==> job 1759 <==
## topmodule
module topmodule( input clk,
input rst,
output [3:0] anode,
output [7:0] cathode,
input B1, B2, B3, B4,
input [4:0] operation);
wire refreshclock;
wire refreshtick;
wire [1:0] refreshcounter;
wire [3:0] digit1;
wire [3:0] digit2;
wire [3:0] digit3;
wire [3:0] digit4;
wire [7:0] digit1disp;
wire [7:0] digit2disp;
wire [7:0] digit3disp;
wire [7:0] digit4disp;
wire dot;
wire [3:0] final1, final2, final3, final4; 
wire [13:0] result;     
wire negative_sign;                
clockDivider refreshclockGenerator( .clk(clk),.clk_out(refreshclock),.tick(refreshtick),.rst(rst));
refreshCounter counter(.clk(clk),.rst(rst),.en(refreshtick),.refreshcounter(refreshcounter));
anodeControl anodeControl(.refreshcounter(refreshcounter),.anode(anode));
increment case1(.clk(clk), .en(refreshtick), .rst(rst),.button(B1),.in(digit1));
increment case2(.clk(clk), .en(refreshtick), .rst(rst),.button(B2),.in(digit2));
increment case3(.clk(clk), .en(refreshtick), .rst(rst),.button(B3),.in(digit3));
increment case4(.clk(clk), .en(refreshtick), .rst(rst),.button(B4),.in(digit4));
operations operate(.clk(clk), .en(refreshtick),.operation(operation), .reset(rst), .dig1(digit1), .dig2(digit2), .dig3(digit3),.dig4(digit4), .result(result), .negative_sign(negative_sign),.dot(dot));
seperate_results seperate(.clk(clk), .en(refreshtick), .result(result), .final1(final1), .final2(final2), .final3(final3), .final4(final4));
  ...
Settings: LEC_CHECK=0, ABC_AREA=1, CAP_MARGIN=20, CORE_MARGIN=2, CORE_UTILIZATION=70, PLACE_DENSITY=0.65, SETUP_SLACK_MARGIN=5.0, SLEW_MARGIN=20; clock period 20.0 ns.
run.sh (not shown) runs the stock make flow with config.mk's settings and CLKGATE_MAP_FILE=.
==> inputs of job 4748, as changes to job 1759 <==
- ABC_AREA: 1 -> unset
- CORE_UTILIZATION: 70 -> 48
- PLACE_DENSITY: 0.65 -> unset
- SETUP_SLACK_MARGIN: 5.0 -> unset
==> flow/constraint.sdc (replaced) <==
create_clock -name core_clock -period 30.0 [get_ports {clk}]
set_input_delay 6.0000 -clock core_clock [delete_from_list [all_inputs] [get_ports {clk}]]
set_output_delay 6.0000 -clock core_clock [all_outputs]
set_load 0.01 [all_outputs]
==> qor summary <==
                                                                       job 1759        job 4748
Result of the run                                        stopped before the end  finished clean
Failing step                                                            5_1_grt               -
Total nets after synthesis                                                 3269            2799
Area figure in the yosys stat output                                20160 sq um     20390 sq um
Setup fix buffers added after clock tree synthesis                          141               0
Post-detailed-placement cell area                                   22550 sq um     21000 sq um
Core ar.                                                            28550 sq um     41950 sq um
Post-placement worst setup slack                                      -2.495 ns       0.6613 ns
Mux cell area share after synthesis                                    0.09931%          4.229%
Gp weighted congestion                                                   0.9899          0.9021
# rows                                                                       62              75
Share of the synthesized area in the top cell type                       13.16%          13.01%
Ys cells                                                                   3000            2530
Count of distinct cell types in the synthesized netlist                      64             109
Basic Gates by Area                                                      31.42%          21.27%
Netlist Area Pre-Place                                              20160 sq um     20390 sq um
Number of placed instances, taps included                                  3590            2999
Chip area                                                           30170 sq um     44140 sq um
Vert. Die Dim                                                          173.7 um        210.1 um
Dominant cell by count in the synthesized netlist                       nand2_1          nor2_1
Number of cells produced by synthesis                                      3000            2530
Sum of net half-perimeters after detailed placement                    41220 um        40390 um
Sequential element share of the synthesized area                         19.29%          19.08%
Effective utilization at floorplan                                       70.61%          48.60%

========
==> inputs of yarrow <==
topmodule again, from the RTL that the note above started with.
Settings: LEC_CHECK=0, ABC_AREA=1, CAP_MARGIN=20, CORE_MARGIN=2, CORE_UTILIZATION=71, PLACE_DENSITY_LB_ADDON=0.24, SETUP_SLACK_MARGIN=4.37, SLEW_MARGIN=20; clock period 23.7 ns.
==> ember: changes against yarrow <==
--- a/flow/config.mk
+++ b/flow/config.mk
@@ -7,8 +7,5 @@
 export LEC_CHECK = 0
-export ABC_AREA = 1
 export CAP_MARGIN = 20
 export CORE_MARGIN = 2
-export CORE_UTILIZATION = 71
-export PLACE_DENSITY_LB_ADDON = 0.24
-export SETUP_SLACK_MARGIN = 4.37
+export CORE_UTILIZATION = 40
 export SLEW_MARGIN = 20
==> flow/constraint.sdc (replaced) <==
create_clock -name core_clock -period 32.0 [get_ports {clk}]
set_input_delay 6.4000 -clock core_clock [delete_from_list [all_inputs] [get_ports {clk}]]
set_output_delay 6.4000 -clock core_clock [all_outputs]
set_load 0.01 [all_outputs]
==> xenon: changes against yarrow <==
--- a/flow/config.mk
+++ b/flow/config.mk
@@ -10,5 +10,4 @@
 export CORE_MARGIN = 2
-export CORE_UTILIZATION = 71
-export PLACE_DENSITY_LB_ADDON = 0.24
-export SETUP_SLACK_MARGIN = 4.37
+export CORE_UTILIZATION = 62
+export PLACE_DENSITY = 0.36
 export SLEW_MARGIN = 20
==> flow/constraint.sdc (replaced) <==
create_clock -name core_clock -period 13.6 [get_ports {clk}]
set_input_delay 2.7200 -clock core_clock [delete_from_list [all_inputs] [get_ports {clk}]]
set_output_delay 2.7200 -clock core_clock [all_outputs]
set_load 0.01 [all_outputs]
==> notes <==
yarrow died in global routing. xenon finished but fails on max-capacitance violations, max-slew violations, negative setup slack. ember went through all stages and came out clean. In ember the sequential share of layout area is higher than in xenon, by 2.9 points. Against ember, the critical path depth of xenon is higher by 23. Against xenon, the first-iteration DRC count of ember is lower by 49%. In clock skew, ember and xenon hardly differ. Between xenon and ember, the lower power is in ember (gap about 140%, measured against ember). Against ember, the wire length of xenon is higher by about 45%. Of ember and xenon, xenon has the higher non-clock buffer count (gap 484).
==> figures <==
                                                                                                               xenon                            ember                    yarrow
Outcome                                                                                       finished with violations          complete, no violations            did not finish
Last stage reached                                                                                                   -                                -            global routing
Reasons for failing layout checks                max-capacitance violations, max-slew violations, negative setup slack                                -                         -
Share of total power in the clock network                                                                        0.490                            0.489                         -
F_max                                                                                                         38.4 MHz                         34.1 MHz                         -
Startpoint of the lowest-slack hold path                                                                   operate.dot                      operate.dot                         -
Top cell type by instance count after synthesis                                               sky130_fd_sc_hd__nand2_1          sky130_fd_sc_hd__nor2_1  sky130_fd_sc_hd__nand2_1
Setup skew after layout                                                                                        12.2 ps                          12.3 ps                         -
Standby leakage power                                                                                          14.0 nW                          9.30 nW                         -
Timing startpoint of the critical path                                                                 operate.num2[3]                  operate.num1[5]                         -
Setup CP Type                                                                                   flip-flop to flip-flop           flip-flop to flip-flop                         -
Routed length on met3                                                                                          9.09 mm                          2.38 mm                         -
Power consumption                                                                                             0.924 mW                         0.390 mW                         -
Post-Place Cell Area                                                                                        0.0227 mm²                       0.0211 mm²                0.0211 mm²
Area occupied by multi-input gates                                                                          0.0148 mm²                       0.0154 mm²                         -
Met1 layer wirelength in the final routing                                                                     26.6 mm                          24.9 mm                         -
Setup slack of the critical path after layout                                                                -12450 ps                          2690 ps                         -
Most area-hungry cell class in the final design                                        multi-input combinational cells  multi-input combinational cells                         -

========
==> run a <==
Starting RTL as in the previous note.
// topmodule
module topmodule( input clk,
input rst,
output [3:0] anode,
output [7:0] cathode,
input B1, B2, B3, B4,
input [4:0] operation);
wire refreshclock;
wire refreshtick;
wire [1:0] refreshcounter;
wire [3:0] digit1;
wire [3:0] digit2;
wire [3:0] digit3;
wire [3:0] digit4;
wire [7:0] digit1disp;
wire [7:0] digit2disp;
wire [7:0] digit3disp;
wire [7:0] digit4disp;
wire dot;
wire [3:0] final1, final2, final3, final4; 
wire [13:0] result;     
wire negative_sign;                
clockDivider refreshclockGenerator( .clk(clk),.clk_out(refreshclock),.tick(refreshtick),.rst(rst));
refreshCounter counter(.clk(clk),.rst(rst),.en(refreshtick),.refreshcounter(refreshcounter));
anodeControl anodeControl(.refreshcounter(refreshcounter),.anode(anode));
increment case1(.clk(clk), .en(refreshtick), .rst(rst),.button(B1),.in(digit1));
increment case2(.clk(clk), .en(refreshtick), .rst(rst),.button(B2),.in(digit2));
increment case3(.clk(clk), .en(refreshtick), .rst(rst),.button(B3),.in(digit3));
increment case4(.clk(clk), .en(refreshtick), .rst(rst),.button(B4),.in(digit4));
operations operate(.clk(clk), .en(refreshtick),.operation(operation), .reset(rst), .dig1(digit1), .dig2(digit2), .dig3(digit3),.dig4(digit4), .result(result), .negative_sign(negative_sign),.dot(dot));
seperate_results seperate(.clk(clk), .en(refreshtick), .result(result), .final1(final1), .final2(final2), .final3(final3), .final4(final4));
  ...
clock: 49.4 ns
lec_check: 0
abc_area: 0
cap_margin: 20
cell_pad_in_sites_global_placement: 0
core_margin: 2
core_utilization: 69
cts_cluster_diameter: 364
cts_cluster_size: 31
gpl_timing_driven: 1
max_routing_layer: met5
place_density_lb_addon: 0.09
setup_slack_margin: 1.64
slew_margin: 0
tns_end_percent: 95
==> run b (differences from run a) <==
==> flow/config.mk (replaced) <==
export PLATFORM = sky130hd
export DESIGN_NAME = topmodule
export DESIGN_NICKNAME = topmodule
export VERILOG_FILES = /design/flow/design.v
export SDC_FILE = /design/flow/constraint.sdc
export NUM_CORES = 4
export LEC_CHECK = 0
export ABC_AREA = 1
export CAP_MARGIN = 20
export CORE_MARGIN = 2
export CORE_UTILIZATION = 72
export PLACE_DENSITY_LB_ADDON = 0.21
export SETUP_SLACK_MARGIN = -0.5
export SLEW_MARGIN = 20
==> flow/constraint.sdc (replaced) <==
create_clock -name core_clock -period 20.5 [get_ports {clk}]
set_input_delay 4.1000 -clock core_clock [delete_from_list [all_inputs] [get_ports {clk}]]
set_output_delay 4.1000 -clock core_clock [all_outputs]
set_load 0.01 [all_outputs]
==> qor summary <==
quantity                                                              run a                      run b
Cell count after synthesis                                             2530                       3000
Area of the mapped netlist                                        20400 um2                  20200 um2
XOR/XNOR Fraction of Synth Area                                      0.0700                     0.0647
Number of instances resized during post-cts repair                        0                         69
Mapped Avg Cell Area                                               8.06 um2                   6.72 um2
Simple-gate share of the synthesized area                             0.213                      0.314
Die X                                                                176 um                     171 um
Dpl ws                                                             19320 ps                   -2130 ps
Placed standard-cell area                                         20700 um2                  22400 um2
GPL Wtd Cong                                                          0.948                      0.953
Syn_nets                                                               2799                       3269
Top-area cell share                                                   0.130                      0.132
Sequential share of the synthesized area                              0.191                      0.193
Mux share of post-synthesis cell area                                0.0423                   0.000993
Placed Cells                                                           2835                       3581
Buffer count from post-CTS setup fixing                                   0                         87
Die Y-Extent                                                         176 um                     171 um
# rows                                                                   62                         61
Most numerous cell in the Yosys netlist             sky130_fd_sc_hd__nor2_1   sky130_fd_sc_hd__nand2_1
Cells in synth_stat.txt                                                2530                       3000
Area share of and-or/or-and cells after synthesis                     0.248                      0.137
Starting utilization of the core area                                 0.705                      0.728
Placeable core area                                               28900 um2                  27700 um2
Result of the run                                  timing/DRC/antenna clean  aborted with a tool error
Failing step                                                              -                    5_1_grt
Power and IR drop assume default switching activity.
